--- flow/run.sh ---
#!/bin/bash
# the make line also repeats each setting of config.mk as NAME=value (left out here)
make -C /OpenROAD-flow-scripts/flow DESIGN_CONFIG=/design/flow/config.mk WORK_HOME=/design/flow/orfs CLKGATE_MAP_FILE= finish
--- flow/config.mk ---
export PLATFORM = sky130hd
export DESIGN_NAME = pwmblink
export DESIGN_NICKNAME = pwmblink
export VERILOG_FILES = /design/flow/design.v
export SDC_FILE = /design/flow/constraint.sdc
export NUM_CORES = 4
export LEC_CHECK = 0
export CAP_MARGIN = 20
export CELL_PAD_IN_SITES_DETAIL_PLACEMENT = 0
export CORE_ASPECT_RATIO = 0.85
export CORE_MARGIN = 2
export CORE_UTILIZATION = 67
export GPL_TIMING_DRIVEN = 1
export MIN_ROUTING_LAYER = met1
export SETUP_SLACK_MARGIN = -0.47
export SLEW_MARGIN = 20
--- flow/constraint.sdc ---
create_clock -name core_clock -period 15.8 [get_ports {clk}]
set_input_delay 3.1600 -clock core_clock [delete_from_list [all_inputs] [get_ports {clk}]]
set_output_delay 3.1600 -clock core_clock [all_outputs]
set_load 0.01 [all_outputs]
--- flow/design.v ---
module pwmblink(
    input  logic clk,
    input  logic rst,
    output logic RGB_R,
    output logic RGB_B,
    output logic RGB_G
);
    parameter CLKMAX = 12000000;  
    logic [31:0] counter;
    logic [8:0] x;  
    logic [7:0] sharktooth;  
    logic [7:0] red;
    logic [7:0] green;
    logic [7:0] blue;
    always_ff @(posedge clk) begin
        if (rst) begin
            counter <= 0;
            x <= 0;
            sharktooth <= 0;
        end else begin
        if (counter >= CLKMAX/360) begin
            counter <= 0;
            if (x >= 359) begin
                x <= 0;
            end
            else begin
                x <= x + 1;
            end
            end
        else begin
            counter <= counter + 1;
        end
        sharktooth <= sharktooth + 1;
        end
    end
    always_comb begin
        if(x < 60) begin
            green = 255*x/60;
            blue = 0;
            red  = 255;
        end else if (x < 120) begin
            green = 255;
            blue = 0;
            red  = 255 - 255*(x-60)/60;
        end else if (x < 180) begin
            green = 255;
            blue = 255*(x-120)/60;
            red  = 0;
        end else if (x < 240) begin
            green = 255 - 255*(x-180)/60;
            blue = 255;
            red  = 0;
        end else if (x < 300) begin
            green = 0;
            blue = 255;
            red  = 255*(x-240)/60;
        end else begin
            green = 0;
            blue = 255 - 255*(x-300)/60;
            red  = 255;
        end
    end
    assign {RGB_R, RGB_G, RGB_B} = {sharktooth < red, sharktooth < green, sharktooth < blue};
endmodule
==> results of run 1 <==
==> final cells by class <==
cell class	instances	area, um^2
tap	342	428
fill	1730	4920
clock buffer	5	125
timing repair buffer	365	2800
multi-input combinational	1725	15900
clock inverter	3	28.8
sequential	49	985
inverter	433	1630
==> stage by stage <==
stage,worst slack (ns),cells
floorplan,-0.464,2273
global placement,-0.146,2909
detailed placement,-0.470,2909
CTS,-0.406,2918
global route,-0.574,2922
finish,-0.149,2922
==> per-layer routing <==
layer | track usage | vias to the layer above | share of wire | routed length (um)
met5 | 0 | - | 0.00026 | 16
met4 | 0.195 | 2 | 0.051 | 3130
met3 | 0.128 | 260 | 0.12 | 7380
met2 | 0.711 | 1015 | 0.45 | 27500
met1 | 0.536 | 8860 | 0.38 | 23700
li1 | - | 8330 | - | -
==> what timing repair did <==
action,in CTS,in global routing
hold endpoints to repair,0,0
resized,16,66
pin swaps,1,8
setup buffers,1,4
endpoints found under the setup margin,3,3
==> Changelog: implementation, run 1 <==
### Metrics

* Status: finished with violations
* SO Viols: setup timing
* Int Power at 0.818 mW
* Worst path top cell family by delay: AND-OR/OR-AND gates
* R2R Setup Slk at 12.97 ns
* First-pass GRT wire length at 97000 um
* Final net count at 3044
* HPWL Detailed at 51900 um
* Clock transition at path regs at 0.08 ns
* Worst R2R Path Depth at 12
* Area leader, netlist: fa_1
* Flop pwr share at 0.075
* Fin. Hold Viols at 0
* Dominant comb cell: adder cells
* Worst setup path class: reg2out
* Clock tree buffer depth at 2
* P per Cell Area at 79.7 mW/mm^2
* Crit path DRT at 12.64 ns
* Die height at between 150 and 200 um
* Worst setup path startpoint: x[4]
* GPL Wtd Cong at approximately 1.1
* Rows at approximately 55
* Fa+ha+maj area frac at 0.408
* Clock sink count at 49
* AO/OA Area Share at 0.216
* Setup violators final at 2
* VDD IR max at around 0.1 mV
* Vias per std cell at 6.32
* Syn-to-layout area delta at 18.9%
* Drt pass-1 iters at 7
* # IOs at 5
* Critical Path Fanout Max at 8
* Syn_area_per_cell at 8.16 um^2
* Max H-tree Level at 2
* Crit path max-delay cell type: fa_1
* Port bufs at 4
* Slew headroom at 0.306
* Endpoint class of the critical path: primary output
* TNS Setup at -0.172 ns
* Post-DP Area at 0.0214 mm^2
* Yosys cell types at 106
* GRT overflow at 0
* Top-count cell post-synth: inv_1
* Top power group: combinational cells
* Initial antenna violation count at 1
* Async S/R FF share, synth at 0
* Hold_sp: counter[15]
* Synth Area in Simple Gates at 0.132
* R2r startpoint: counter[1]
* Core area at around 0.027 mm^2
* Yosys cell count at 2258
* Final core occ at 0.817
* Maximum clock rate at 0.0627 GHz
* Hold WC Path Type: reg2reg
* Root buf cell: clkbuf_16
* Clock network power at 0.120 mW
* Via count at 18500
* Number of enable flip-flop cells at 0
* Hold Path End: counter[15]
* Syn. warnings at 1
* CTS tree: yes
* Fin crit period at about 16 ns
* Skew final at roughly 0.018 ns
* Final Hold Slack at 0.481 ns
* DR WL/cell at 21.1 um
* Die area at 0.0289 mm^2
* Worst Slack Setup Final at -0.149 ns
* Ant. Diodes at 0
* Clock power share at 0.068
* Power of the sequential group at ~0.13 mW
* Number of remaining DRC errors at 0
* Tcrit/Tclk final at 1.01
* Pins over their slew limit at 0
* Vias in the first global route at around 19000
* Fin area at 0.0219 mm^2
* Seq share, synth at 0.0532
* FF-to-FF End: x[3]
* Syn Inst Count at 2258
* Most frequent cells after synthesis: inv_1 (428), ha_1 (237), fa_1 (226), a21oi_1 (144), nor2_1 (138)
* Mux frac, synth at 0.0149
* Count of tool warnings at roughly 67
* GRT Util Overall at 0.435
* Psw at about 0.93 mW
* Final Power at 1.75 mW
* Slowest cell delay on critical path at 0.53 ns
* Combinational Power at about 1.5 mW
* Switch share at 0.532
* Synthesized registers at 49
* Area share, top type at 0.245
* WP buf/inv at 8
* Setup crit end: RGB_R
* Final wirelength at 61700 um
* Synth area leaders: fa_1 (25%), ha_1 (16%), inv_1 (8.7%)
* Max-cap violations at 0
* Cts hold-fix bufs at 0
* Fp_density at 0.687
* Worst EP arrival at 12.79 ns
* Clk latency late pin at between 0.3 and 0.4 ns
* Ys flop type: dfxtp_1
* Worst-Margin Slew at approximately 1.0 ns
* Startpoint types: flop
* Comb pwr share at 0.857
* Crit path depth at 49
* Largest net degree at the start of global routing at 30
* XORs/XNORs by Area at 0.0724
* Chip area in the Yosys report at 0.0184 mm^2
* Leak at 10.8 nW
* TritonCTS buffer count at 5
* Worst Hold Depth at 2
* Final ANT Viol Nets at 0
* First-iteration detailed-routing DRC count at around 1900
* Width of the die at 184 um
* Synth Cell Area at 0.0184 mm^2
==> run 2: changes to the inputs <==
CELL_PAD_IN_SITES_DETAIL_PLACEMENT = unset   (was 0)
CORE_ASPECT_RATIO = unset   (was 0.85)
CORE_UTILIZATION = 68   (was 67)
GPL_TIMING_DRIVEN = unset   (was 1)
MAX_ROUTING_LAYER = met4   (was unset)
MIN_ROUTING_LAYER = unset   (was met1)
SETUP_SLACK_MARGIN = -0.68   (was -0.47)
clock period = 13.9 ns   (was 15.8 ns; I/O delays follow)
==> run 2 against run 1 <==
Net effect: the flow now stops in global routing (5_1_grt); die area is 1.5% lower; synthesized cell count stayed put; synthesized area stayed put.
==> Changelog: implementation, run 2 <==
## Flow update

* GRT Util Overall at 0.898
* TritonCTS buffer count at 5 (unchanged)
* Last stage: global routing (5_1_grt)
* Syn Inst Count at 2258 (unchanged)
* Mux frac, synth at 0.0149 (unchanged)
* GRT overflow at 572
* Chip area in the Yosys report at 0.0184 mm^2 (unchanged)
* # IOs at 5 (unchanged)
* Width of the die at 169 um (-8.3%)
* Max H-tree Level at 2 (unchanged)
* Ys flop type: dfxtp_1
* Core area at 0.0268 mm^2 (-0.14%)
* Root buf cell: clkbuf_16
* Post-DP Area at 0.0234 mm^2 (+9.5%)
* Status: did not finish
* Synth Area in Simple Gates at 0.132 (unchanged)
* Die area at 0.0284 mm^2 (-1.5%)
* Port bufs at 4 (unchanged)
* GPL Wtd Cong at 1.07 (-1.4%)
* Number of enable flip-flop cells at 0 (unchanged)
* Rows at 60 (+9.1%)
* Cts hold-fix bufs at 0 (unchanged)
* Synthesized registers at 49 (unchanged)
* Clock tree buffer depth at 2 (unchanged)
* Most frequent cells after synthesis: inv_1 (428), ha_1 (237), fa_1 (226), a21oi_1 (144), nor2_1 (138)
* Die height at 169 um (+7.5%)
* Area share, top type at 0.245 (unchanged)
* Synth area leaders: fa_1 (25%), ha_1 (16%), inv_1 (8.7%)
* Yosys cell count at 2258 (unchanged)
* Syn. warnings at 1 (unchanged)
* Dominant comb cell: adder cells
* Synth Cell Area at 0.0184 mm^2 (unchanged)
* Halt Reason: [ERROR GRT-0232] Routing congestion too high. Check the congestion heatmap in the GUI.
* Async S/R FF share, synth at 0 (unchanged)
* Syn_area_per_cell at 8.16 um^2 (unchanged)
* Fa+ha+maj area frac at 0.408 (unchanged)
* HPWL Detailed at 58000 um (+12%)
* XORs/XNORs by Area at 0.0724 (unchanged)
* Yosys cell types at 106 (unchanged)
* AO/OA Area Share at 0.216 (unchanged)
* Fp_density at 0.688 (+0.000962)
* Seq share, synth at 0.0532 (unchanged)
* Inst Count DP at 3151 (+8.3%)
* Top-count cell post-synth: inv_1
* Area leader, netlist: fa_1
* Clock sink count at 49 (unchanged)
-- run 2: metal layers --
layer,global-route usage,overflow
met1,0.864,31
met4,0.940,160
met3,0.752,25
met5,-,-
met2,1.03,356
-- run 2: what timing repair did --
item                                    CTS
endpoints found under the setup margin    3
hold endpoints to repair                  0
pin swaps                                40
gates resized                            97
setup buffers                            11
-- run 2: through the flow --
stage | hold slack, ns | setup WS [ns] | util | total power [mW]
2_1_floorplan | 0.438 | -0.979 | - | 1.17
3_3_place_gp | 0.460 | -1.34 | 0.875 | 1.88
3_5_place_dp | 0.500 | -1.85 | 0.875 | 1.99
4_1_cts | 0.520 | -1.29 | 0.899 | 2.18
==> run 3: changes to the inputs <==
CAP_MARGIN = 25   (was 20)
CELL_PAD_IN_SITES_DETAIL_PLACEMENT = 1   (was unset)
CORE_ASPECT_RATIO = 1.01   (was unset)
CORE_MARGIN = 9   (was 2)
CORE_UTILIZATION = 40   (was 68)
CTS_CLUSTER_DIAMETER = 376   (was unset)
MIN_ROUTING_LAYER = met1   (was unset)
PLACE_DENSITY_LB_ADDON = 0.05   (was unset)
SETUP_SLACK_MARGIN = unset   (was -0.68)
TNS_END_PERCENT = 75   (was unset)
clock period = 40.0 ns   (was 13.9 ns; I/O delays follow)
==> run 3 against run 2 <==
Net effect: the run now finishes clean; die area increased by 90%; synthesized area unchanged; synthesized cell count did not move.
==> Changelog: implementation, run 3 <==
### Metrics

* Pins over their slew limit at 0
* Worst-Margin Slew at 1.01 ns
* Skew final at 0.0127 ns
* Dominant comb cell: adder cells
* Crit path max-delay cell type: ha_1
* Number of enable flip-flop cells at 0 (unchanged)
* Final wirelength at 62700 um
* Die area at 0.0541 mm^2 (+90%)
* Synth area leaders: fa_1 (25%), ha_1 (16%), inv_1 (8.7%)
* Cts hold-fix bufs at 0 (unchanged)
* Post-CTS Setup Repair Bufs at 0 (-11)
* Hold_sp: counter[15]
* Syn Inst Count at 2258 (unchanged)
* CTS tree: yes
* Top-count cell post-synth: inv_1
* Slew headroom at 0.326
* Crit path DRT at 32.00 ns
* Crit path depth at 43
* VDD IR max at 0.0199 mV
* Slowest cell delay on critical path at 1.05 ns
* Critical Path Fanout Max at 23
* Area leader, netlist: fa_1
* Root buf cell: clkbuf_16
* Post-DP Area at 0.0192 mm^2 (-18%)
* WP buf/inv at 4
* Comb pwr share at 0.827
* Count of tool warnings at 65
* Fin. Hold Viols at 0
* Vias per std cell at 5.72
* P per Cell Area at 30.2 mW/mm^2
* Leak at 9.04 nW
* TNS Setup at 0 ns
* Syn. warnings at 1 (unchanged)
* Final non-filler cell total at 2840
* RSZ-0062 raised after global routing: false
* Worst Hold Depth at 2
* Startpoint types: flop
* Most frequent cells after synthesis: inv_1 (428), ha_1 (237), fa_1 (226), a21oi_1 (144), nor2_1 (138)
* Psw at 0.328 mW
* Area share, top type at 0.245 (unchanged)
* XORs/XNORs by Area at 0.0724 (unchanged)
* # IOs at 5 (unchanged)
* Vias in the first global route at 17100
* Worst R2R Path Depth at 7
* Top power group: combinational cells
* Fa+ha+maj area frac at 0.408 (unchanged)
* Seq share, synth at 0.0532 (unchanged)
* Drt pass-1 iters at 5
* Core area at 0.0452 mm^2 (+69%)
* Via count at 16200
* Worst setup path startpoint: x[3]
* Clk latency late pin at 0.30 ns
* GPL Wtd Cong at 0.933 (-13%)
* AO/OA Area Share at 0.216 (unchanged)
* Chip area in the Yosys report at 0.0184 mm^2 (unchanged)
* Ant. Diodes at 0
* Final net count at 2704
* Async S/R FF share, synth at 0 (unchanged)
* Combinational Power at 0.483 mW
* Worst path top cell family by delay: AND-OR/OR-AND gates
* Initial antenna violation count at 4
* Inst Count DP at 2832 (-10%)
* Mux frac, synth at 0.0149 (unchanged)
* First-iteration detailed-routing DRC count at 885
* Largest net degree at the start of global routing at 31
* Yosys cell count at 2258 (unchanged)
* Yosys cell types at 106 (unchanged)
* Switch share at 0.563
* Endpoint class of the critical path: primary output
* R2R Setup Slk at about 37 ns
* Final core occ at 0.428
* Port bufs at 4 (unchanged)
* Fp_density at 0.408 (-0.280)
* First-pass GRT wire length at 99300 um
* Synth Area in Simple Gates at 0.132 (unchanged)
* Number of remaining DRC errors at 0
* Clock sink count at 49 (unchanged)
* Power of the sequential group at 0.0519 mW
* Worst EP arrival at 16.68 ns
* Setup violators final at 0
* Ys flop type: dfxtp_1
* R2r startpoint: x[3]
* Final ANT Viol Nets at 0
* GRT overflow at 0
* PostCTS Resize Cnt at 0 (-100%)
* Most used cell, CP: ha_1
* Tcrit/Tclk final at 0.617
* Clock tree buffer depth at 2 (unchanged)
* Fin area at around 0.019 mm^2
* Syn-to-layout area delta at 4.90%
* Hold WC Path Type: reg2reg
* Setup crit end: RGB_R
* Syn_area_per_cell at 8.16 um^2 (unchanged)
* Clock transition at path regs at 0.07 ns
* FF-to-FF End: x[8]
* Width of the die at 232 um (+37%)
* Synth Cell Area at 0.0184 mm^2 (unchanged)
* Status: finished clean
* TritonCTS buffer count at 5 (unchanged)
* Flop pwr share at 0.089
* Synthesized registers at 49 (unchanged)
* Die height at 234 um (+39%)
* Rows at 78 (+30%)
* Maximum clock rate at 0.0405 GHz
* Max-cap violations at 0
* Clock network power at just under 0.05 mW
* Final Power at about 0.58 mW
* Fin crit period at 24.68 ns
* Max H-tree Level at 2 (unchanged)
* GRT Util Overall at 0.239
* HPWL Detailed at 53300 um (-8.0%)
* Int Power at 0.255 mW
* Hold Path End: counter[15]
* Clock power share at 0.084
* Worst setup path class: reg2out
* DR WL/cell at around 22 um
run 3: final cells by class:
type                       instances  area, um^2
clock inverter                     2        38.8
timing repair buffer              25         198
fill                            5450       25900
clock buffer                       6         129
sequential                        49         981
inverter                         433        1630
tap                              600         751
multi-input combinational       1725       15600
run 3: routing by layer:
layer / up-vias / track usage / wire [um]
met5: - / - / 0
met1: 8257 / 0.307 / 28700
met2: 278 / 0.403 / 30100
met4: 0 / 0.0635 / 1770
met3: 64 / 0.0188 / 2180
li1: 7633 / - / -
run 3: stage by stage:
| step | hold WS, ns | setup WS (ns) |
|---|---|---|
| after floorplan | 0.438 | 18.62 |
| after CTS | 0.512 | 15.47 |
| after detailed placement | 0.490 | 15.79 |
| after global placement | 0.461 | 15.75 |
| final | 0.507 | 15.32 |
| after global routing | 0.547 | 14.32 |
==> run 4: changes to the inputs <==
CAP_MARGIN = 5   (was 25)
CELL_PAD_IN_SITES_DETAIL_PLACEMENT = unset   (was 1)
CORE_ASPECT_RATIO = unset   (was 1.01)
CORE_MARGIN = 2   (was 9)
CORE_UTILIZATION = 68   (was 40)
CTS_CLUSTER_DIAMETER = unset   (was 376)
MAX_ROUTING_LAYER = unset   (was met4)
MIN_ROUTING_LAYER = unset   (was met1)
PLACE_DENSITY_LB_ADDON = unset   (was 0.05)
TNS_END_PERCENT = unset   (was 75)
clock period = 16.2 ns   (was 40.0 ns; I/O delays follow)
==> run 4 against run 3 <==
Net effect: final cell count down 3.2%; largest power group unchanged; register-to-register slack worse by 24 ns; critical endpoint unchanged; critical path depth is 4 higher; combinational power rose to 2.7 times the previous value; die area is 47% lower; synthesized cell count did not move; global-route usage increased by 17 points; sequential share of layout area decreased by 0.35 points; routed wire length is 5.6% lower; setup slack got worse by 15 ns; count of clock-buffer cells in the layout down 1; utilization is 36 points higher.
==> Changelog: implementation, run 4 <==
### Metrics

* Pins over their slew limit at 0 (unchanged)
* Maximum clock rate at 0.0628 GHz
* Crit path max-delay cell type: fa_1
* Worst-Margin Slew at 1.07 ns (+0.0644 ns)
* Crit path depth at 47 (+9.3%)
* Root buf cell: clkbuf_16
* Yosys cell types at 106 (unchanged)
* Worst R2R Path Depth at 12 (+5)
* Synth Cell Area at 0.0184 mm^2 (unchanged)
* Chip area in the Yosys report at 0.0184 mm^2 (unchanged)
* Drt pass-1 iters at 6 (+1)
* Seq share, synth at 0.0532 (unchanged)
* Cts hold-fix bufs at 0 (unchanged)
* Final wirelength at 59200 um (-5.6%)
* Max H-tree Level at 2 (unchanged)
* Clock sink count at 49 (unchanged)
* Worst setup path startpoint: x[5]
* Syn_area_per_cell at 8.16 um^2 (unchanged)
* P per Cell Area at 74.0 mW/mm^2 (+150%)
* Max-cap violations at 0 (unchanged)
* FF-to-FF End: x[8]
* Vias per std cell at 6.41 (+12%)
* Die area at 0.0284 mm^2 (-47%)
* Syn-to-layout area delta at 14.2%
* Syn Inst Count at 2258 (unchanged)
* Top-count cell post-synth: inv_1
* Status: finished clean
* Hold_sp: counter[15]
* Number of remaining DRC errors at 0 (unchanged)
* Initial antenna violation count at 1 (-3)
* Setup violators final at 0 (unchanged)
* HPWL Detailed at 48100 um (-9.8%)
* Clock network power at 0.110 mW (+130%)
* TritonCTS buffer count at 5 (unchanged)
* Syn. warnings at 1 (unchanged)
* Most used cell, CP: buf_4
* Number of enable flip-flop cells at 0 (unchanged)
* Hold Path End: counter[15]
* Flop pwr share at 0.082 (-0.007)
* Clock power share at 0.071 (-0.013)
* Synth area leaders: fa_1 (25%), ha_1 (16%), inv_1 (8.7%)
* Count of tool warnings at 67 (+3.1%)
* TNS Setup at 0 ns (unchanged)
* Crit path DRT at 12.96 ns (-19.04 ns)
* Area leader, netlist: fa_1
* Leak at 9.99 nW (+10%)
* Fin. Hold Viols at 0 (unchanged)
* DR WL/cell at 21.5 um (-2.4%)
* Fillers at 1848 (-66%)
* Slowest cell delay on critical path at 0.67 ns (-0.38 ns)
* Ys flop type: dfxtp_1
* Switch share at 0.555 (-0.00714)
* Fin crit period at 15.92 ns
* Power of the sequential group at 0.127 mW (+140%)
* CTS tree: yes
* Fp_density at 0.688 (+0.280)
* Psw at 0.865 mW (+160%)
* R2R Setup Slk at 13.41 ns (-23.67 ns)
* Final net count at 2871 (+6.2%)
* GRT overflow at 0 (unchanged)
* Skew final at 0.0112 ns (-0.00150 ns)
* Port bufs at 4 (unchanged)
* # IOs at 5 (unchanged)
* Hold WC Path Type: reg2reg
* Vias in the first global route at 17600 (+3.3%)
* Final core occ at 0.785 (+0.357)
* Fin area at 0.0210 mm^2 (+8.8%)
* Yosys cell count at 2258 (unchanged)
* Int Power at 0.692 mW (+170%)
* Width of the die at 169 um (-27%)
* Endpoint class of the critical path: primary output
* Dominant comb cell: adder cells
* XORs/XNORs by Area at 0.0724 (unchanged)
* Worst Hold Depth at 2 (unchanged)
* Worst path top cell family by delay: AND-OR/OR-AND gates
* WP buf/inv at 8 (+4)
* Synth Area in Simple Gates at 0.132 (unchanged)
* Fa+ha+maj area frac at 0.408 (unchanged)
* Ant. Diodes at 0 (unchanged)
* Startpoint types: flop
* Slew headroom at 0.281 (-0.0449)
* First-iteration detailed-routing DRC count at 1685 (+90%)
* Largest net degree at the start of global routing at 30 (-3.2%)
* Mux frac, synth at 0.0149 (unchanged)
* First-pass GRT wire length at 91500 um (-7.9%)
* Post-DP Area at 0.0199 mm^2 (+4.0%)
* Setup crit end: RGB_R
* Register Area at 995 um^2 (+1.4%)
* Core area at 0.0268 mm^2 (-41%)
* Die height at 169 um (-28%)
* AO/OA Area Share at 0.216 (unchanged)
* Combinational Power at 1.32 mW (+170%)
* Comb area at 0.0163 mm^2 (+4.7%)
* Clk latency late pin at 0.30 ns (about the same)
* Rows at 60 (-23%)
* Synthesized registers at 49 (unchanged)
* Area share, top type at 0.245 (unchanged)
* Final ANT Viol Nets at 0 (unchanged)
* GPL Wtd Cong at 1.06 (+14%)
* Most frequent cells after synthesis: inv_1 (428), ha_1 (237), fa_1 (226), a21oi_1 (144), nor2_1 (138)
* Async S/R FF share, synth at 0 (unchanged)
* Comb pwr share at 0.848 (+0.021)
* Top power group: combinational cells
* Clock tree buffer depth at 2 (unchanged)
* Worst EP arrival at 12.68 ns (-4.00 ns)
* Clock transition at path regs at 0.08 ns (about the same)
* Worst setup path class: reg2out
* Tcrit/Tclk final at 0.983 (+0.366)
* Via count at 17600 (+8.5%)
* GRT Util Overall at 0.408 (+0.169)
* Critical Path Fanout Max at 8 (-65%)
* VDD IR max at 0.0695 mV (+250%)
* R2r startpoint: counter[1]
[run 4: area by class of cell]
class                   instances  area share
multi-input cells            1725       0.777
inverters                     433      0.0774
clock inverters                 3     0.00137
repair buffers                192      0.0709
flip-flops and latches         49      0.0473
well taps                     341      0.0203
clock buffers                   5     0.00595
[run 4: metal layers]
metal | GRT usage | up-vias | share of wire
met2 | 0.681 | 934 | 0.46
met1 | 0.500 | 8478 | 0.37
met4 | 0.231 | 0 | 0.070
met5 | 0 | - | 0
li1 | - | 7955 | -
met3 | 0.0758 | 249 | 0.091
[run 4: what timing repair did]
item                       4_1_cts  5_1_grt
pin swaps                        2       47
hold endpoints to repair         0        0
setup endpoints to repair        3        3
setup buffers                    3       23
resized                         24      158
[run 4: per-stage QoR]
| stage | setup WS, ns | hold WS, ns | total power, mW | std cells |
|---|---|---|---|---|
| finish | 0.282 | 0.475 | 1.56 | 2748 |
| global route | -0.124 | 0.530 | 1.68 | 2748 |
| CTS | 0.0190 | 0.481 | 1.44 | 2726 |
| detailed placement | -0.442 | 0.464 | 1.32 | 2715 |
| global placement | -0.382 | 0.462 | 1.29 | 2715 |
| floorplan | 0.00997 | 0.438 | 0.964 | 2273 |
==> run 5: changes to the inputs <==
CAP_MARGIN = 20   (was 5)
CELL_PAD_IN_SITES_DETAIL_PLACEMENT = 0   (was unset)
CORE_ASPECT_RATIO = 0.85   (was unset)
CORE_UTILIZATION = 61   (was 68)
GPL_TIMING_DRIVEN = 1   (was unset)
MIN_ROUTING_LAYER = met1   (was unset)
SETUP_SLACK_MARGIN = 5.0   (was unset)
clock period = 22.9 ns   (was 16.2 ns; I/O delays follow)
==> run 5 against run 4 <==
Net effect: still clean; critical path depth rose by 2; global-route usage decreased by 4.0 points; register-to-register slack better by 6.7 ns; synthesized cell count unchanged; clock skew about the same; highest routed layer is now met5.
==> Changelog: implementation, run 5 <==
### Metrics

* Area leader, netlist: fa_1
* GPL Wtd Cong at 1.02 (-4.0%)
* Startpoint types: flop
* Int Power at 0.459 mW (-34%)
* Vias per std cell at 6.28 (-2.0%)
* Fin crit period at 17.62 ns
* Crit path DRT at 18.32 ns (+5.36 ns)
* Tcrit/Tclk final at 0.770 (-0.213)
* R2R Setup Slk at 20.12 ns (+6.71 ns)
* Psw at 0.575 mW (-34%)
* Count of tool warnings at 68 (+1.5%)
* Seq share, synth at 0.0532 (unchanged)
* XORs/XNORs by Area at 0.0724 (unchanged)
* Die height at 164 um (-2.6%)
* Syn. warnings at 1 (unchanged)
* Die area at 0.0316 mm^2 (+11%)
* Inst Count DP at 2621 (-3.5%)
* Hold Path End: counter[15]
* Chip area in the Yosys report at 0.0184 mm^2 (unchanged)
* Comb pwr share at 0.837 (-0.011)
* Worst setup path startpoint: x[4]
* RSZ-0062 raised after global routing: false
* Fin. Hold Viols at 0 (unchanged)
* VDD IR max at 0.0413 mV (-41%)
* Initial antenna violation count at 1 (unchanged)
* Synthesized registers at 49 (unchanged)
* Worst EP arrival at 13.04 ns (+0.36 ns)
* Mux frac, synth at 0.0149 (unchanged)
* Hold WC Path Type: reg2reg
* Endpoint class of the critical path: primary output
* Worst Hold Depth at 2 (unchanged)
* Clock power share at 0.076 (+0.005)
* CTS tree: yes
* Pins over their slew limit at 0 (unchanged)
* Async S/R FF share, synth at 0 (unchanged)
* Final net count at 2815 (-2.0%)
* Critical Path Fanout Max at 9 (+1)
* Top power group: combinational cells
* Cts hold-fix bufs at 0 (unchanged)
* Yosys cell count at 2258 (unchanged)
* R2r startpoint: counter[1]
* Worst R2R Path Depth at 12 (unchanged)
* Via count at 17200 (-2.3%)
* DR WL/cell at 21.4 um (-0.52%)
* Crit path depth at 49 (+4.3%)
* Worst path top cell family by delay: AND-OR/OR-AND gates
* Hold_sp: counter[15]
* Fp_density at 0.621 (-0.0667)
* Synth Cell Area at 0.0184 mm^2 (unchanged)
* Most used cell, CP: fa_1
* Combinational Power at 0.866 mW (-34%)
* Slew headroom at 0.312 (+0.0309)
* AO/OA Area Share at 0.216 (unchanged)
* Yosys cell types at 106 (unchanged)
* Final core occ at 0.709 (-0.0764)
* Vias in the first global route at 16100 (-8.6%)
* Most frequent cells after synthesis: inv_1 (428), ha_1 (237), fa_1 (226), a21oi_1 (144), nor2_1 (138)
* GR peak layer: met2
* Crit path max-delay cell type: fa_1
* # IOs at 5 (unchanged)
* P per Cell Area at 49.2 mW/mm^2 (-34%)
* Skew final at 0.0113 ns (+0.0000572 ns)
* GRT Util Overall at 0.368 (-0.0403)
* Fa+ha+maj area frac at 0.408 (unchanged)
* Number of remaining DRC errors at 0 (unchanged)
* Final non-filler cell total at 2741 (-0.25%)
* WP buf/inv at 9 (+1)
* Syn-to-layout area delta at 14.1% (about the same)
* First-iteration detailed-routing DRC count at 1755 (+4.2%)
* Power of the sequential group at 0.0900 mW (-29%)
* Width of the die at 193 um (+14%)
* Post-DP Area at 0.0189 mm^2 (-5.3%)
* Setup violators final at 0 (unchanged)
* Core area at 0.0297 mm^2 (+11%)
* Clock network power at 0.0784 mW (-29%)
* Largest net degree at the start of global routing at 30 (unchanged)
* Leak at 9.77 nW (-2.1%)
* Clock sink count at 49 (unchanged)
* Clock tree buffer depth at 2 (unchanged)
* First-pass GRT wire length at 89600 um (-2.1%)
* Setup crit end: RGB_R
* Ys flop type: dfxtp_1
* Area share, top type at 0.245 (unchanged)
* Dominant comb cell: adder cells
* Worst setup path class: reg2out
* Root buf cell: clkbuf_16
* Fin area at 0.0210 mm^2 (about the same)
* TNS Setup at 0 ns (unchanged)
* Ant. Diodes at 0 (unchanged)
* Number of enable flip-flop cells at 0 (unchanged)
* Syn_area_per_cell at 8.16 um^2 (unchanged)
* Max H-tree Level at 2 (unchanged)
* Max-cap violations at 0 (unchanged)
* FF-to-FF End: x[8]
* Clk latency late pin at 0.30 ns (about the same)
* Grt met2 use at 0.565 (-0.116)
* GRT overflow at 0 (unchanged)
* Synth Area in Simple Gates at 0.132 (unchanged)
* Port bufs at 4 (unchanged)
* Syn Inst Count at 2258 (unchanged)
* TritonCTS buffer count at 5 (unchanged)
* Rows at 58 (-3.3%)
* Worst-Margin Slew at 1.03 ns (-0.0423 ns)
* Met1 GRT Util at 0.519 (+0.0190)
* Drt pass-1 iters at 6 (unchanged)
* Clock transition at path regs at 0.08 ns (about the same)
* Top-count cell post-synth: inv_1
* Slowest cell delay on critical path at 0.56 ns (-0.11 ns)
* Flop pwr share at 0.087 (+0.005)
* Status: finished clean
* Routing usage on met3 at 0.0769 (+0.00117)
* Maximum clock rate at 0.0567 GHz
* Final ANT Viol Nets at 0 (unchanged)
* HPWL Detailed at 45700 um (-5.1%)
* Synth area leaders: fa_1 (25%), ha_1 (16%), inv_1 (8.7%)
* Final wirelength at 58800 um (-0.77%)
* Switch share at 0.556 (+0.000581)
==> run 5: final cells by class <==
| type | count | area, um^2 |
|---|---|---|
| well taps | 390 | 488 |
| inverters | 433 | 1670 |
| clock inverters | 3 | 28.8 |
| flip-flops and latches | 49 | 992 |
| clock buffers | 5 | 125 |
| multi-input cells | 1726 | 16600 |
| fillers | 2440 | 8650 |
| repair buffers | 135 | 1110 |
==> run 5: per-layer routing <==
layer	vias to the layer above	wire [um]
met2	865	25500
met3	159	6050
met5	-	12
met4	2	2350
met1	8321	24900
li1	7866	-
==> run 5: what timing repair did <==
item | in CTS | in global routing
setup endpoints to repair | 3 | 3
gates cloned | 1 | 1
resized | 112 | 137
pin swaps | 17 | 41
buffers inserted | 49 | 61
==> run 5: metrics by stage <==
stage | hold WS, ns | setup WS (ns) | total power [mW]
4_1_cts | 0.486 | 4.93 | 0.965
3_3_place_gp | 0.458 | 3.28 | 0.864
2_1_floorplan | 0.438 | 5.14 | 0.682
5_1_grt | 0.529 | 4.86 | 1.13
3_5_place_dp | 0.471 | 3.18 | 0.874
6_report | 0.480 | 5.28 | 1.03
==> run 6: changes to the inputs <==
CORE_UTILIZATION = 72   (was 61)
CTS_CLUSTER_SIZE = 21   (was unset)
SETUP_SLACK_MARGIN = -0.98   (was 5.0)
SLEW_MARGIN = 40   (was 20)
clock period = 17.8 ns   (was 22.9 ns; I/O delays follow)
==> run 6 against run 5 <==
Net effect: final cell count fell by 5.0%; register-to-register slack got worse by 5.2 ns; utilization rose by 6.4 points; the layout now fails its checks (setup timing); first-iteration DRC count rose by 38%; largest cell class unchanged; critical endpoint unchanged.
==> Changelog: implementation, run 6 <==
### Metrics

* Top power group: combinational cells
* Maximum clock rate at 0.0549 GHz
* Worst Hold Depth at 2 (unchanged)
* HPWL Detailed at 45500 um (-0.43%)
* Vias per std cell at 6.57 (+4.7%)
* Skew final at 0.0177 ns (+0.00647 ns)
* Rows at 53 (-8.6%)
* WP buf/inv at 6 (-3)
* Clock tree buffer depth at 2 (unchanged)
* Register Area at 982 um^2 (-1.0%)
* Slowest cell delay on critical path at 0.66 ns (+0.10 ns)
* Startpoint types: flop
* Ys flop type: dfxtp_1
* Drt pass-1 iters at 14 (+8)
* Most frequent cells after synthesis: inv_1 (428), ha_1 (237), fa_1 (226), a21oi_1 (144), nor2_1 (138)
* Mux frac, synth at 0.0149 (unchanged)
* Die height at 152 um (-7.8%)
* Hold Path End: counter[15]
* Final wirelength at 55100 um (-6.3%)
* Max-cap violations at 0 (unchanged)
* Clock sink count at 49 (unchanged)
* Worst Slack Setup Final at -0.421 ns (-5.70 ns)
* Synth Cell Area at 0.0184 mm^2 (unchanged)
* Setup crit end: RGB_R
* Initial antenna violation count at 2 (+1)
* Endpoint class of the critical path: primary output
* Core area at 0.0249 mm^2 (-16%)
* FF-to-FF End: x[5]
* Clk latency late pin at 0.31 ns (about the same)
* Tcrit/Tclk final at 1.02 (+0.254)
* Worst path top cell family by delay: AND-OR/OR-AND gates
* Fp_density at 0.739 (+0.118)
* Switch share at 0.562 (+0.00630)
* Final core occ at 0.773 (+0.0642)
* Largest net degree at the start of global routing at 30 (unchanged)
* # IOs at 5 (unchanged)
* Fillers at 1802 (-26%)
* Chip area in the Yosys report at 0.0184 mm^2 (unchanged)
* Synthesized registers at 49 (unchanged)
* Critical Path Fanout Max at 14 (+5)
* Worst EP arrival at 14.66 ns (+1.62 ns)
* Syn Inst Count at 2258 (unchanged)
* Syn_area_per_cell at 8.16 um^2 (unchanged)
* Crit path max-delay cell type: or4_1
* Vias in the first global route at 16400 (+1.6%)
* Fin crit period at 18.22 ns
* Syn-to-layout area delta at 4.57%
* R2R Setup Slk at 14.96 ns (-5.16 ns)
* First-iteration detailed-routing DRC count at 2417 (+38%)
* Hold_sp: counter[15]
* AO/OA Area Share at 0.216 (unchanged)
* Async S/R FF share, synth at 0 (unchanged)
* Comb pwr share at 0.830 (-0.007)
* Clock power share at 0.081 (+0.005)
* GRT Util Overall at 0.417 (+0.0488)
* Yosys cell types at 106 (unchanged)
* DR WL/cell at 21.2 um (-1.3%)
* XORs/XNORs by Area at 0.0724 (unchanged)
* VDD IR max at 0.0839 mV (+100%)
* Status: finished with violations
* Final Hold Slack at 0.506 ns (+0.0252 ns)
* Area share, top type at 0.245 (unchanged)
* Hold WC Path Type: reg2reg
* Worst-Margin Slew at 0.904 ns (-0.128 ns)
* Max H-tree Level at 2 (unchanged)
* Worst setup path startpoint: x[7]
* Top-count cell post-synth: inv_1
* Pins over their slew limit at 0 (unchanged)
* Power of the sequential group at 0.115 mW (+28%)
* TritonCTS buffer count at 5 (unchanged)
* Worst setup path class: reg2out
* Count of tool warnings at 67 (-1.5%)
* Root buf cell: clkbuf_16
* P per Cell Area at 66.5 mW/mm^2 (+35%)
* Setup violators final at 3 (+3)
* Number of enable flip-flop cells at 0 (unchanged)
* R2r startpoint: counter[0]
* Synth area leaders: fa_1 (25%), ha_1 (16%), inv_1 (8.7%)
* Yosys cell count at 2258 (unchanged)
* Port bufs at 4 (unchanged)
* Int Power at 0.560 mW (+22%)
* Clock network power at 0.103 mW (+31%)
* SO Viols: setup timing
* Final net count at 2737 (-2.8%)
* Combinational Power at 1.06 mW (+20%)
* Leak at 9.19 nW (-6.0%)
* Psw at 0.720 mW (+25%)
* Comb area at 0.0157 mm^2 (-5.9%)
* Area leader, netlist: fa_1
* Synth Area in Simple Gates at 0.132 (unchanged)
* CTS tree: yes
* Width of the die at 178 um (-7.8%)
* Number of remaining DRC errors at 0 (unchanged)
* First-pass GRT wire length at 86800 um (-3.1%)
* Flop pwr share at 0.090 (+0.003)
* Worst R2R Path Depth at 12 (unchanged)
* Slew headroom at 0.398 (+0.0854)
* Dominant comb cell: adder cells
* Fa+ha+maj area frac at 0.408 (unchanged)
* Crit path DRT at 14.24 ns (-4.08 ns)
* Clock transition at path regs at 0.09 ns (about the same)
* Syn. warnings at 1 (unchanged)
* TNS Setup at -0.623 ns (-0.623 ns)
* Via count at 17100 (-0.57%)
* Final ANT Viol Nets at 0 (unchanged)
* GRT overflow at 0 (unchanged)
* Die area at 0.0269 mm^2 (-15%)
* GPL Wtd Cong at 1.08 (+5.6%)
* Seq share, synth at 0.0532 (unchanged)
* Crit path depth at 46 (-6.1%)
* Final Power at 1.28 mW (+24%)
* Fin. Hold Viols at 0 (unchanged)
[run 6: stage by stage]
stage                     cells  setup slack, ns  cell area (um^2)
after CTS                  2600           -0.346             19200
after floorplan            2273            0.858             18500
after detailed placement   2592           0.0856             19100
after global routing       2603            -1.00             19300
after global placement     2592            0.574             19000
final                      2604           -0.421             19300
[run 6: final cells by class]
type                    instances  share of cell area
diodes                          1            0.000130
clock buffers                   5             0.00649
clock inverters                 3             0.00149
inverters                     433              0.0843
multi-input cells            1725               0.812
flip-flops and latches         49              0.0510
well taps                     330              0.0214
repair buffers                 58              0.0231
[run 6: repair_timing]
action	CTS	global route
hold buffers	0	0
endpoints found under the setup margin	0	3
gates resized	0	11
setup buffers	0	3
[run 6: metal layers]
metal,wire length [um],GRT usage,up-vias
li1,-,-,7707
met1,22000,0.562,8101
met2,24000,0.655,1067
met3,6530,0.100,238
met4,2580,0.157,2
met5,13,0,-
==> run 7: changes to the inputs <==
ABC_AREA = 1   (was unset)
CORE_ASPECT_RATIO = 0.5   (was 0.85)
CORE_MARGIN = 7   (was 2)
CORE_UTILIZATION = 66   (was 72)
CTS_CLUSTER_DIAMETER = 229   (was unset)
CTS_CLUSTER_SIZE = 30   (was 21)
GPL_TIMING_DRIVEN = 0   (was 1)
HOLD_SLACK_MARGIN = 0.27   (was unset)
PLACE_DENSITY = 0.35   (was unset)
SETUP_SLACK_MARGIN = -0.32   (was -0.98)
TNS_END_PERCENT = 5   (was unset)
clock period = 34.5 ns   (was 17.8 ns; I/O delays follow)
==> run 7 against run 6 <==
Net effect: the run now finishes clean; first-iteration DRC count is 44% lower; routed wire length is 9.9% lower; clock skew is 0.0045 ns lower; setup slack better by 14 ns; sequential share of layout area hardly changed; largest cell class unchanged; clock power is 46% lower; sequential power is 48% lower.
==> Changelog: implementation, run 7 <==
### Metrics

* Synth Area in Simple Gates at 0.248 (+0.116)
* Fin area at 0.0191 mm^2 (-0.65%)
* Top-count cell post-synth: inv_1
* Rows at 42 (-21%)
* AO/OA Area Share at 0.107 (-0.110)
* Hold_sp: counter[14]
* Via count at 16500 (-3.4%)
* Synth area leaders: fa_1 (25%), ha_1 (16%), inv_1 (12%)
* Post-CTS Setup Repair Bufs at 0 (unchanged)
* Worst R2R Path Depth at 8 (-4)
* Worst Hold Depth at 2 (unchanged)
* Setup crit end: RGB_R
* PostCTS Resize Cnt at 0 (unchanged)
* Synthesized registers at 49 (unchanged)
* Fa+ha+maj area frac at 0.407 (-0.000767)
* Area leader, netlist: fa_1
* Register Area at 982 um^2 (unchanged)
* DR WL/cell at 16.6 um (-22%)
* TritonCTS buffer count at 5 (unchanged)
* Worst slack, placed at 14.15 ns (+14.06 ns)
* Top layer in use: met5
* Switch share at 0.567 (+0.00475)
* Ant. Diodes at 0 (-1)
* Yosys cell types at 67 (-37%)
* WP buf/inv at 11 (+5)
* FF-to-FF End: x[5]
* Hold Path End: counter[15]
* First-iteration detailed-routing DRC count at 1364 (-44%)
* Syn. warnings at 1 (unchanged)
* Combinational Power at 0.491 mW (-54%)
* Crit path depth at 84 (+83%)
* Max H-tree Level at 2 (unchanged)
* # IOs at 5 (unchanged)
* Flop pwr share at 0.099 (+0.009)
* Final ANT Viol Nets at 0 (unchanged)
* Vias in the first global route at 16100 (-2.0%)
* Largest net degree at the start of global routing at 17 (-43%)
* Met2 WL at 21400 um (-11%)
* Ys flop type: dfxtp_1
* Syn Inst Count at 2593 (+15%)
* First-pass GRT wire length at 80300 um (-7.5%)
* Worst path top cell family by delay: simple AND/OR/NAND/NOR gates
* Synth Cell Area at 0.0184 mm^2 (about the same)
* Slowest cell delay on critical path at 0.66 ns (about the same)
* VDD IR max at 0.0302 mV (-64%)
* Worst-Margin Slew at 0.852 ns (-0.0520 ns)
* Pins over their slew limit at 0 (unchanged)
* Number of enable flip-flop cells at 0 (unchanged)
* Width of the die at 250 um (+41%)
* Post-DP Area at 0.0190 mm^2 (-0.35%)
* Psw at 0.344 mW (-52%)
* GRT overflow at 0 (unchanged)
* Async S/R FF share, synth at 0 (unchanged)
* Wl on met1 at 22200 um (+0.70%)
* Setup violators final at 0 (-3)
* Vias per std cell at 5.52 (-16%)
* Syn-to-layout area delta at 3.99%
* Port bufs at 4 (unchanged)
* Cts hold-fix bufs at 0 (unchanged)
* Top power group: combinational cells
* Mux frac, synth at 0.000544 (-0.0143)
* CTS tree: yes
* Clock sink count at 49 (unchanged)
* Dominant comb cell: adder cells
* Fin crit period at 20.98 ns
* Die area at 0.0331 mm^2 (+23%)
* R2R Setup Slk at 31.05 ns (+16.09 ns)
* Status: finished clean
* Clock power share at 0.091 (+0.010)
* TNS Setup at 0 ns (+0.623 ns)
* Crit path max-delay cell type: clkinv_1
* Slew headroom at 0.432 (+0.0347)
* GRT Util Overall at 0.301 (-0.116)
* Power of the sequential group at 0.0602 mW (-48%)
* Die height at 132 um (-13%)
* R2r startpoint: x[3]
* Comb area at 0.0149 mm^2 (-4.9%)
* Initial antenna violation count at 2 (unchanged)
* Tcrit/Tclk final at 0.608 (-0.416)
* Hold WC Path Type: reg2reg
* Root buf cell: clkbuf_16
* Critical Path Fanout Max at 16 (+2)
* Seq share, synth at 0.0533 (about the same)
* Clock transition at path regs at 0.08 ns (about the same)
* Most frequent cells after synthesis: inv_1 (597), nand2_1 (492), ha_1 (237), fa_1 (226), nand3_1 (172)
* HPWL Detailed at 42800 um (-6.0%)
* Skew final at 0.0132 ns (-0.00453 ns)
* Yosys cell count at 2593 (+15%)
* Final wirelength at 49600 um (-9.9%)
* Worst setup path startpoint: x[3]
* Syn_area_per_cell at 7.10 um^2 (-13%)
* Fin. Hold Viols at 0 (unchanged)
* Worst EP arrival at 14.08 ns (-0.58 ns)
* Maximum clock rate at 0.0477 GHz
* Int Power at 0.263 mW (-53%)
* Core area at 0.0269 mm^2 (+7.9%)
* P per Cell Area at 31.7 mW/mm^2 (-52%)
* Worst setup path class: reg2out
* XORs/XNORs by Area at 0.0423 (-0.0301)
* RSZ-0062 raised after global routing: false
* Clock network power at 0.0555 mW (-46%)
* Crit path DRT at 27.60 ns (+13.36 ns)
* Clk latency late pin at 0.33 ns (+0.02 ns)
* Max-cap violations at 0 (unchanged)
* Startpoint types: flop
* Fp_density at 0.684 (-0.0548)
* Endpoint class of the critical path: primary output
* Leak at 10.3 nW (+12%)
* Fillers at 2397 (+33%)
* Area share, top type at 0.246 (about the same)
* Chip area in the Yosys report at 0.0184 mm^2 (about the same)
* Number of remaining DRC errors at 0 (unchanged)
* Count of tool warnings at 67 (unchanged)
* Clock tree buffer depth at 2 (unchanged)
* Worst Slack Setup Final at 13.52 ns (+13.94 ns)
* DR WL met3 at 4910 um (-25%)
* Comb pwr share at 0.809 (-0.021)
* Most used cell, CP: nand2_1
* GPL Wtd Cong at 1.04 (-3.5%)
* Drt pass-1 iters at 6 (-8)
* Final net count at 3084 (+13%)
## run 7: routing by layer
metal / vias up / global-route usage
met4: 4 / 0.0720
met2: 544 / 0.482
met1: 7781 / 0.402
met3: 85 / 0.0838
met5: - / 0.0150
li1: 8117 / -
## run 7: final cells by class
type | instances | area share
Clock buffer | 6 | 0.00725
Clock inverter | 2 | 0.000850
Multi-Input combinational cell | 1894 | 0.777
Timing Repair Buffer | 4 | 0.00209
Buffer | 35 | 0.0124
Sequential cell | 49 | 0.0513
Tap cell | 374 | 0.0244
Inverter | 630 | 0.125
## run 7: metrics by stage
| stage | util | hold slack [ns] | cells | power (mW) |
|---|---|---|---|---|
| after floorplan | - | 0.433 | 2608 | 0.428 |
| after global placement | 0.705 | 0.452 | 2986 | 0.533 |
| after detailed placement | 0.706 | 0.458 | 2986 | 0.540 |
| after CTS | 0.711 | 0.477 | 2994 | 0.599 |
| after global routing | 0.712 | 0.496 | 2994 | 0.671 |
| final | 0.712 | 0.480 | 2994 | 0.607 |
==> run 8: changes to the inputs <==
CELL_PAD_IN_SITES_DETAIL_PLACEMENT = unset   (was 0)
CORE_ASPECT_RATIO = 1.31   (was 0.5)
CORE_MARGIN = 2   (was 7)
CORE_UTILIZATION = 72   (was 66)
CTS_CLUSTER_DIAMETER = 382   (was 229)
CTS_CLUSTER_SIZE = 97   (was 30)
GPL_TIMING_DRIVEN = unset   (was 0)
HOLD_SLACK_MARGIN = unset   (was 0.27)
MIN_ROUTING_LAYER = unset   (was met1)
PLACE_DENSITY = 0.38   (was 0.35)
SETUP_SLACK_MARGIN = 0.94   (was -0.32)
SLEW_MARGIN = 20   (was 40)
TNS_END_PERCENT = 10   (was 5)
clock period = 13.5 ns   (was 34.5 ns; I/O delays follow)
==> run 8 against run 7 <==
Net effect: setup slack lost 14 ns; power went up to 3.4 times the previous value; design area increased by 14%; combinational power rose to 3.6 times the previous value; register-to-register slack worse by 20 ns; via count is 17% higher; critical path type unchanged; clock power rose to 2.7 times the previous value; flip-flop count is the same; first-iteration DRC count up 16%; highest routed layer is now met4; largest power group unchanged; now fails the layout checks on setup timing.
==> Changelog: implementation, run 8 <==
### Metrics

* Synth Area in Simple Gates at 0.248 (unchanged)
* Mux frac, synth at 0.000544 (unchanged)
* First-pass GRT wire length at 97200 um (+21%)
* Die area at 0.0269 mm^2 (-19%)
* # IOs at 5 (unchanged)
* Switch share at 0.546 (-0.0208)
* Int Power at 0.940 mW (+260%)
* Syn_area_per_cell at 7.10 um^2 (unchanged)
* Psw at 1.13 mW (+230%)
* R2r startpoint: counter[0]
* RSZ-0062 raised after global routing: true
* Dominant comb cell: adder cells
* Synth Cell Area at 0.0184 mm^2 (unchanged)
* Inst Count DP at 3126 (+4.7%)
* Ant. Diodes at 0 (unchanged)
* CTS tree: yes
* Number of enable flip-flop cells at 0 (unchanged)
* Worst setup path class: reg2out
* TritonCTS buffer count at 5 (unchanged)
* Yosys cell types at 67 (unchanged)
* Async S/R FF share, synth at 0 (unchanged)
* Fin. Hold Viols at 0 (unchanged)
* Clock tree buffer depth at 2 (unchanged)
* Maximum clock rate at 0.0706 GHz
* Worst R2R Path Depth at 10 (+2)
* Worst-Margin Slew at 1.17 ns (+0.314 ns)
* Fin crit period at 14.17 ns
* Setup crit end: RGB_G
* Fp_density at 0.725 (+0.0406)
* Crit path max-delay cell type: fa_1
* Status: finished with violations
* Skew final at 0.00812 ns (-0.00510 ns)
* Comb pwr share at 0.855 (+0.046)
* Final Hold Slack at 0.485 ns (+0.00490 ns)
* Clock sink count at 49 (unchanged)
* Most frequent cells after synthesis: inv_1 (597), nand2_1 (492), ha_1 (237), fa_1 (226), nand3_1 (172)
* Tcrit/Tclk final at 1.05 (+0.442)
* Via count at 19400 (+17%)
* Worst EP arrival at 11.47 ns (-2.61 ns)
* Clock transition at path regs at 0.09 ns (about the same)
* GPL Wtd Cong at 1.01 (-2.7%)
* Final wirelength at 65200 um (+31%)
* Seq share, synth at 0.0533 (unchanged)
* Largest net degree at the start of global routing at 25 (+8)
* HPWL Detailed at 49600 um (+16%)
* Hold_sp: counter[14]
* VDD IR max at 0.0830 mV (+170%)
* Max-cap violations at 0 (unchanged)
* Leak at 11.5 nW (+11%)
* First-iteration detailed-routing DRC count at 1586 (+16%)
* Count of tool warnings at 69 (+3.0%)
* GRT overflow at 0 (unchanged)
* R2R Setup Slk at 10.74 ns (-20.31 ns)
* Hold Path End: counter[15]
* Crit path DRT at 10.80 ns (-16.80 ns)
* Max H-tree Level at 2 (unchanged)
* WP buf/inv at 14 (+3)
* Yosys cell count at 2593 (unchanged)
* Fa+ha+maj area frac at 0.407 (unchanged)
* Top power group: combinational cells
* FF-to-FF End: x[8]
* Syn Inst Count at 2593 (unchanged)
* SO Viols: setup timing
* Ys flop type: dfxtp_1
* Endpoint class of the critical path: primary output
* Clock network power at 0.150 mW (+170%)
* Startpoint types: flop
* Worst path top cell family by delay: simple AND/OR/NAND/NOR gates
* Worst Hold Depth at 2 (unchanged)
* Rows at 67 (+60%)
* Port bufs at 4 (unchanged)
* Clk latency late pin at 0.32 ns (about the same)
* Slowest cell delay on critical path at 0.55 ns (-0.11 ns)
* Combinational Power at 1.77 mW (+260%)
* Top-count cell post-synth: inv_1
* Cts hold-fix bufs at 0 (unchanged)
* P per Cell Area at 94.7 mW/mm^2 (+200%)
* Final non-filler cell total at 3165 (+5.7%)
* Pins over their slew limit at 0 (unchanged)
* Final net count at 3284 (+6.5%)
* Initial antenna violation count at 0 (-2)
* Worst setup path startpoint: x[6]
* AO/OA Area Share at 0.107 (unchanged)
* Final ANT Viol Nets at 0 (unchanged)
* GRT Util Overall at 0.467 (+0.166)
* Die height at 187 um (+42%)
* Critical Path Fanout Max at 6 (-10)
* Setup violators final at 3 (+3)
* Number of remaining DRC errors at 0 (unchanged)
* Vias in the first global route at 19800 (+23%)
* Worst Slack Setup Final at -0.670 ns (-14.19 ns)
* Clock power share at 0.072 (-0.019)
* Width of the die at 144 um (-43%)
* Syn-to-layout area delta at 18.9%
* Hold WC Path Type: reg2reg
* Core area at 0.0254 mm^2 (-5.6%)
* Area leader, netlist: fa_1
* Power of the sequential group at 0.151 mW (+150%)
* XORs/XNORs by Area at 0.0423 (unchanged)
* Root buf cell: clkbuf_16
* Vias per std cell at 6.14 (+11%)
* Slew headroom at 0.215 (-0.218)
* Chip area in the Yosys report at 0.0184 mm^2 (unchanged)
* Area share, top type at 0.246 (unchanged)
* Synthesized registers at 49 (unchanged)
* Syn. warnings at 1 (unchanged)
* Crit path depth at 87 (+3.6%)
* Synth area leaders: fa_1 (25%), ha_1 (16%), inv_1 (12%)
* Drt pass-1 iters at 10 (+4)
* DR WL/cell at 20.6 um (+24%)
* Flop pwr share at 0.073 (-0.026)
run 8: layout make-up:
cell class / count / area, um^2
multi-input combinational: 1894 / 16100
timing repair buffer: 239 / 1840
clock inverter: 3 / 20.0
fill: 1494 / 3500
clock buffer: 5 / 125
sequential: 49 / 1000
inverter: 630 / 2400
tap: 345 / 432
run 8: timing repair:
action                                  in CTS  in global routing
endpoints found under the setup margin       3                  3
pin swaps                                   46                 71
hold endpoints to repair                     0                  0
resized                                    153                159
buffers inserted                            16                 15
run 8: routing by layer:
metal / vias up / part of all wire / routed length, um / global-route usage
met5: - / 0 / 0 / 0
met4: 0 / 0.12 / 7550 / 0.391
met3: 567 / 0.096 / 6290 / 0.106
met2: 1223 / 0.47 / 30400 / 0.790
met1: 9108 / 0.32 / 21000 / 0.483
li1: 8524 / - / - / -
run 8: per-stage QoR:
step,area (um^2),util,total power [mW],TNS [ns],worst slack [ns]
final,21900,0.862,2.07,-1.92,-0.670
after global routing,21900,0.862,2.22,-4.34,-1.49
after CTS,21200,0.834,1.91,-0.200,-0.110
after detailed placement,20300,0.800,1.64,-2.52,-0.869
after global placement,20300,0.800,1.59,-0.914,-0.308
after floorplan,18500,-,1.10,0,0.961
==> run 9: changes to the inputs <==
CORE_ASPECT_RATIO = unset   (was 1.31)
CORE_UTILIZATION = 68   (was 72)
CTS_CLUSTER_DIAMETER = unset   (was 382)
CTS_CLUSTER_SIZE = unset   (was 97)
PLACE_DENSITY = unset   (was 0.38)
SETUP_SLACK_MARGIN = unset   (was 0.94)
TNS_END_PERCENT = unset   (was 10)
clock period = 18.8 ns   (was 13.5 ns; I/O delays follow)
==> run 9 against run 8 <==
Net effect: the run now finishes clean; sequential power shrank 26%; final cell count shrank 7.3%; register-to-register slack better by 4.7 ns; critical endpoint is now RGB_R; largest power group unchanged.
==> Changelog: implementation, run 9 <==
### Metrics

* Top power group: combinational cells
* Post-CTS Setup Repair Bufs at 0 (-16)
* Die height at 169 um (-9.9%)
* Hold Path End: counter[15]
* Maximum clock rate at roughly 0.057 GHz
* Ys flop type: dfxtp_1
* RSZ-0062 raised after global routing: false
* Pins over their slew limit at 0 (unchanged)
* Via count at 16800 (-13%)
* Die area at 0.0284 mm^2 (+5.7%)
* Synth Area in Simple Gates at 0.248 (unchanged)
* Seq share, synth at 0.0533 (unchanged)
* Final non-filler cell total at 2935 (-7.3%)
* Worst setup path class: reg2out
* Setup crit end: RGB_R
* Most frequent cells after synthesis: inv_1 (597), nand2_1 (492), ha_1 (237), fa_1 (226), nand3_1 (172)
* Area leader, netlist: fa_1
* GR peak layer: met2
* HPWL Detailed at 44400 um (-10%)
* Slowest cell delay on critical path at 0.81 ns (+0.26 ns)
* Combinational Power at 0.927 mW (-48%)
* Int Power at 0.481 mW (-49%)
* # IOs at 5 (unchanged)
* Clock tree buffer depth at 2 (unchanged)
* Psw at 0.655 mW (-42%)
* Max-cap violations at 0 (unchanged)
* GRT Util Overall at 0.375 (-0.0917)
* Slew headroom at 0.375 (+0.161)
* Flop pwr share at 0.097 (+0.024)
* Port bufs at 4 (unchanged)
* Top-count cell post-synth: inv_1
* DR WL/cell at 17.6 um (-14%)
* Drt pass-1 iters at 8 (-2)
* Status: finished clean
* GRT overflow at 0 (unchanged)
* Fin crit period at 17.57 ns
* Met1 GRT Util at 0.473 (-0.00972)
* Crit path DRT at 15.04 ns (+4.24 ns)
* Syn_area_per_cell at 7.10 um^2 (unchanged)
* Syn Inst Count at 2593 (unchanged)
* Core area at 0.0268 mm^2 (+5.5%)
* Number of remaining DRC errors at 0 (unchanged)
* Synth Cell Area at 0.0184 mm^2 (unchanged)
* Root buf cell: clkbuf_16
* Largest net degree at the start of global routing at 25 (unchanged)
* Leak at 10.2 nW (-11%)
* GPL Wtd Cong at 1.01 (-0.35%)
* R2r startpoint: x[3]
* Inst Count DP at 2926 (-6.4%)
* Final Power at 1.14 mW (-45%)
* R2R Setup Slk at 15.40 ns (+4.66 ns)
* Skew final at 0.0116 ns (+0.00345 ns)
* Final Hold Slack at 0.469 ns (-0.0159 ns)
* Async S/R FF share, synth at 0 (unchanged)
* Fa+ha+maj area frac at 0.407 (unchanged)
* Syn. warnings at 1 (unchanged)
* Endpoint class of the critical path: primary output
* Crit path depth at 79 (-9.2%)
* WP buf/inv at 11 (-3)
* First-pass GRT wire length at 84100 um (-13%)
* Synth area leaders: fa_1 (25%), ha_1 (16%), inv_1 (12%)
* AO/OA Area Share at 0.107 (unchanged)
* Switch share at 0.576 (+0.0300)
* Worst EP arrival at 13.81 ns (+2.34 ns)
* Synthesized registers at 49 (unchanged)
* Fillers at 2303 (+54%)
* Fin. Hold Viols at 0 (unchanged)
* Vias per std cell at 5.73 (-6.7%)
* Crit path max-delay cell type: dfxtp_1
* Clock network power at 0.0985 mW (-34%)
* Clock sink count at 49 (unchanged)
* Grt met2 use at 0.637 (-0.153)
* Dominant comb cell: adder cells
* Yosys cell types at 67 (unchanged)
* XORs/XNORs by Area at 0.0423 (unchanged)
* TNS Setup at 0 ns (+1.92 ns)
* Comb pwr share at 0.816 (-0.039)
* Count of tool warnings at 67 (-2.9%)
* Vias in the first global route at 16700 (-16%)
* Fp_density at 0.687 (-0.0379)
* Final net count at 3057 (-6.9%)
* First-iteration detailed-routing DRC count at 1482 (-6.6%)
* Final wirelength at 51700 um (-21%)
* Number of enable flip-flop cells at 0 (unchanged)
* Chip area in the Yosys report at 0.0184 mm^2 (unchanged)
* Setup violators final at 0 (-3)
* Startpoint types: flop
* FF-to-FF End: x[5]
* Power of the sequential group at 0.111 mW (-26%)
* Tcrit/Tclk final at 0.935 (-0.115)
* Hold_sp: counter[14]
* Clk latency late pin at 0.31 ns (about the same)
* Cts hold-fix bufs at 0 (unchanged)
* Worst Hold Depth at 2 (unchanged)
* Hold WC Path Type: reg2reg
* Worst setup path startpoint: x[3]
* PostCTS Resize Cnt at 0 (-100%)
* Width of the die at 169 um (+17%)
* VDD IR max at 0.0384 mV (-54%)
* TritonCTS buffer count at 5 (unchanged)
* Clock power share at 0.087 (+0.015)
* Final ANT Viol Nets at 0 (unchanged)
* Clock transition at path regs at 0.08 ns (about the same)
* Critical Path Fanout Max at 16 (+10)
* Rows at 60 (-10%)
* Max H-tree Level at 2 (unchanged)
* P per Cell Area at 60.1 mW/mm^2 (-37%)
* Area share, top type at 0.246 (unchanged)
* CTS tree: yes
* Mux frac, synth at 0.000544 (unchanged)
* Worst path top cell family by delay: simple AND/OR/NAND/NOR gates
* Initial antenna violation count at 1 (+1)
* Most used cell, CP: nand2_1
* Syn-to-layout area delta at 2.72%
* Routing usage on met3 at 0.0662 (-0.0398)
* Worst R2R Path Depth at 7 (-3)
* Yosys cell count at 2593 (unchanged)
* Worst-Margin Slew at 0.937 ns (-0.228 ns)
-- run 9: metal layers --
metal  wire length, um  vias up
li1                  -     8081
met1             20800     7876
met2             24100      713
met3              4450      139
met4              2390        0
met5                 0        -
-- run 9: cell type report --
cell class | instances | area [um^2] | share of cell area
sequential | 49 | 981 | 0.0519
inverter | 630 | 2390 | 0.126
multi-input combinational | 1894 | 14900 | 0.786
clock buffer | 5 | 125 | 0.00662
timing repair buffer | 12 | 100 | 0.00529
tap | 341 | 427 | 0.0226
clock inverter | 3 | 28.8 | 0.00152
antenna | 1 | 2.50 | 0.000132
-- run 9: stage by stage --
step           area [um^2]   util  setup WS (ns)
2_1_floorplan        18500      -           4.63
3_3_place_gp         18800  0.700           2.50
3_5_place_dp         18800  0.700           2.13
4_1_cts              18900  0.706           1.75
5_1_grt              18900  0.706         0.0991
6_report             18900  0.706           1.23
==> run 10: changes to the inputs <==
ABC_AREA = unset   (was 1)
CORE_UTILIZATION = 64   (was 68)
clock period = 45.1 ns   (was 18.8 ns; I/O delays follow)
==> run 10 against run 9 <==
Net effect: synthesized area about the same; final cell count down 11%; count of clock-buffer cells in the layout unchanged; flip-flop count unchanged; clock skew up 0.00098 ns; setup slack better by 18 ns; via count down 3.3%; sequential power down 59%; critical path depth down 36; register-to-register slack better by 27 ns; utilization down 4.0 points; highest routed layer unchanged.
==> Changelog: implementation, run 10 <==
### Metrics

* Chip area in the Yosys report at 0.0184 mm^2 (about the same)
* Power of the sequential group at 0.0460 mW (-59%)
* Top-count cell post-synth: inv_1
* PostCTS Resize Cnt at 0 (unchanged)
* Drt pass-1 iters at 6 (-2)
* Inst Count DP at 2611 (-11%)
* Fillers at 2578 (+12%)
* Worst setup path class: reg2out
* Most used cell, CP: ha_1
* Die area at 0.0302 mm^2 (+6.2%)
* Fin area at 0.0190 mm^2 (+0.48%)
* Number of enable flip-flop cells at 0 (unchanged)
* Max-cap violations at 0 (unchanged)
* HPWL Detailed at 44500 um (+0.12%)
* VDD IR max at 0.0339 mV (-12%)
* Most frequent cells after synthesis: inv_1 (428), ha_1 (237), fa_1 (226), a21oi_1 (144), nor2_1 (138)
* Leak at 9.01 nW (-12%)
* Yosys cell count at 2258 (-13%)
* Yosys cell types at 106 (+58%)
* Slowest cell delay on critical path at 1.00 ns (+0.19 ns)
* Crit path depth at 43 (-46%)
* Count of tool warnings at 67 (unchanged)
* Ys flop type: dfxtp_1
* CTS tree: yes
* Post-CTS Setup Repair Bufs at 0 (unchanged)
* WP buf/inv at 4 (-7)
* Clock sink count at 49 (unchanged)
* Max H-tree Level at 2 (unchanged)
* Endpoint class of the critical path: primary output
* Worst Hold Depth at 2 (unchanged)
* GPL Wtd Cong at 1.00 (-0.83%)
* Number of remaining DRC errors at 0 (unchanged)
* Fp_density at 0.646 (-0.0414)
* Seq share, synth at 0.0532 (about the same)
* Worst setup path startpoint: x[3]
* Tcrit/Tclk final at 0.564 (-0.371)
* Status: finished clean
* Width of the die at 174 um (+3.1%)
* FF-to-FF End: x[8]
* Int Power at 0.220 mW (-54%)
* Clock transition at path regs at 0.07 ns (about the same)
* Final ANT Viol Nets at 0 (unchanged)
* Crit path max-delay cell type: dfxtp_1
* Ant. Diodes at 0 (-1)
* Vias in the first global route at 15800 (-5.2%)
* Dominant comb cell: adder cells
* Final wirelength at 52900 um (+2.2%)
* Comb pwr share at 0.832 (+0.016)
* # IOs at 5 (unchanged)
* GRT Util Overall at 0.356 (-0.0194)
* XORs/XNORs by Area at 0.0724 (+0.0301)
* Switch share at 0.561 (-0.0154)
* Initial antenna violation count at 0 (-1)
* Critical Path Fanout Max at 23 (+7)
* First-pass GRT wire length at 85000 um (+1.1%)
* TNS Setup at 0 ns (unchanged)
* Final net count at 2699 (-12%)
* Rows at 62 (+3.3%)
* Area share, top type at 0.245 (about the same)
* Async S/R FF share, synth at 0 (unchanged)
* Top power group: combinational cells
* Area leader, netlist: fa_1
* Fin. Hold Viols at 0 (unchanged)
* Syn_area_per_cell at 8.16 um^2 (+15%)
* Fin crit period at 25.42 ns
* Clock power share at 0.076 (-0.011)
* RSZ-0062 raised after global routing: false
* R2R Setup Slk at 42.07 ns (+26.67 ns)
* Final non-filler cell total at 2619 (-11%)
* Pins over their slew limit at 0 (unchanged)
* Cts hold-fix bufs at 0 (unchanged)
* Syn Inst Count at 2258 (-13%)
* Psw at 0.281 mW (-57%)
* First-iteration detailed-routing DRC count at 1545 (+4.3%)
* Hold Path End: counter[15]
* Slew headroom at 0.296 (-0.0787)
* Setup violators final at 0 (unchanged)
* Vias per std cell at 6.20 (+8.3%)
* Die height at 174 um (+3.1%)
* Skew final at 0.0125 ns (+0.000977 ns)
* Hold_sp: counter[15]
* Combinational Power at 0.416 mW (-55%)
* Flop pwr share at 0.092 (-0.005)
* Worst-Margin Slew at 1.05 ns (+0.111 ns)
* Syn-to-layout area delta at 3.12%
* Setup crit end: RGB_R
* Hold WC Path Type: reg2reg
* Root buf cell: clkbuf_16
* Clk latency late pin at 0.30 ns (about the same)
* Synth Area in Simple Gates at 0.132 (-0.116)
* P per Cell Area at 26.3 mW/mm^2 (-56%)
* Core area at 0.0285 mm^2 (+6.5%)
* Syn. warnings at 1 (unchanged)
* AO/OA Area Share at 0.216 (+0.110)
* Worst path top cell family by delay: AND-OR/OR-AND gates
* Post-DP Area at 0.0188 mm^2 (+0.48%)
* Mux frac, synth at 0.0149 (+0.0143)
* DR WL/cell at 20.2 um (+15%)
* GRT overflow at 0 (unchanged)
* Final Hold Slack at 0.484 ns (+0.0151 ns)
* Via count at 16200 (-3.3%)
* Largest net degree at the start of global routing at 31 (+24%)
* Synth area leaders: fa_1 (25%), ha_1 (16%), inv_1 (8.7%)
* Final core occ at 0.666 (-0.0400)
* Fa+ha+maj area frac at 0.408 (+0.000767)
* Crit path DRT at 36.08 ns (+21.04 ns)
* Startpoint types: flop
* R2r startpoint: x[3]
* TritonCTS buffer count at 5 (unchanged)
* Worst EP arrival at 16.40 ns (+2.59 ns)
* Clock tree buffer depth at 2 (unchanged)
* Worst R2R Path Depth at 7 (unchanged)
* Synth Cell Area at 0.0184 mm^2 (about the same)
* Port bufs at 4 (unchanged)
* Synthesized registers at 49 (unchanged)
* Maximum clock rate at 0.0393 GHz
* Clock network power at 0.0380 mW (-61%)
run 10: layer usage:
metal,track usage,wire length [um]
met1,0.478,21800
met2,0.587,24500
met3,0.0454,4260
met4,0.140,2250
met5,0,0
run 10: cell type report:
cell class	count	area [um^2]	share of cell area
tap	384	480	0.0253
clock inverter	3	25.0	0.00132
timing repair buffer	20	160	0.00843
sequential	49	981	0.0516
inverter	433	1630	0.0855
clock buffer	5	125	0.00658
multi-input combinational	1725	15600	0.821
run 10: per-stage QoR:
step,total power [mW],worst slack [ns]
floorplan,0.346,22.70
global placement,0.445,20.53
detailed placement,0.452,20.31
CTS,0.493,19.95
global route,0.547,18.92
finish,0.500,19.68
Power and IR drop assume default switching activity.
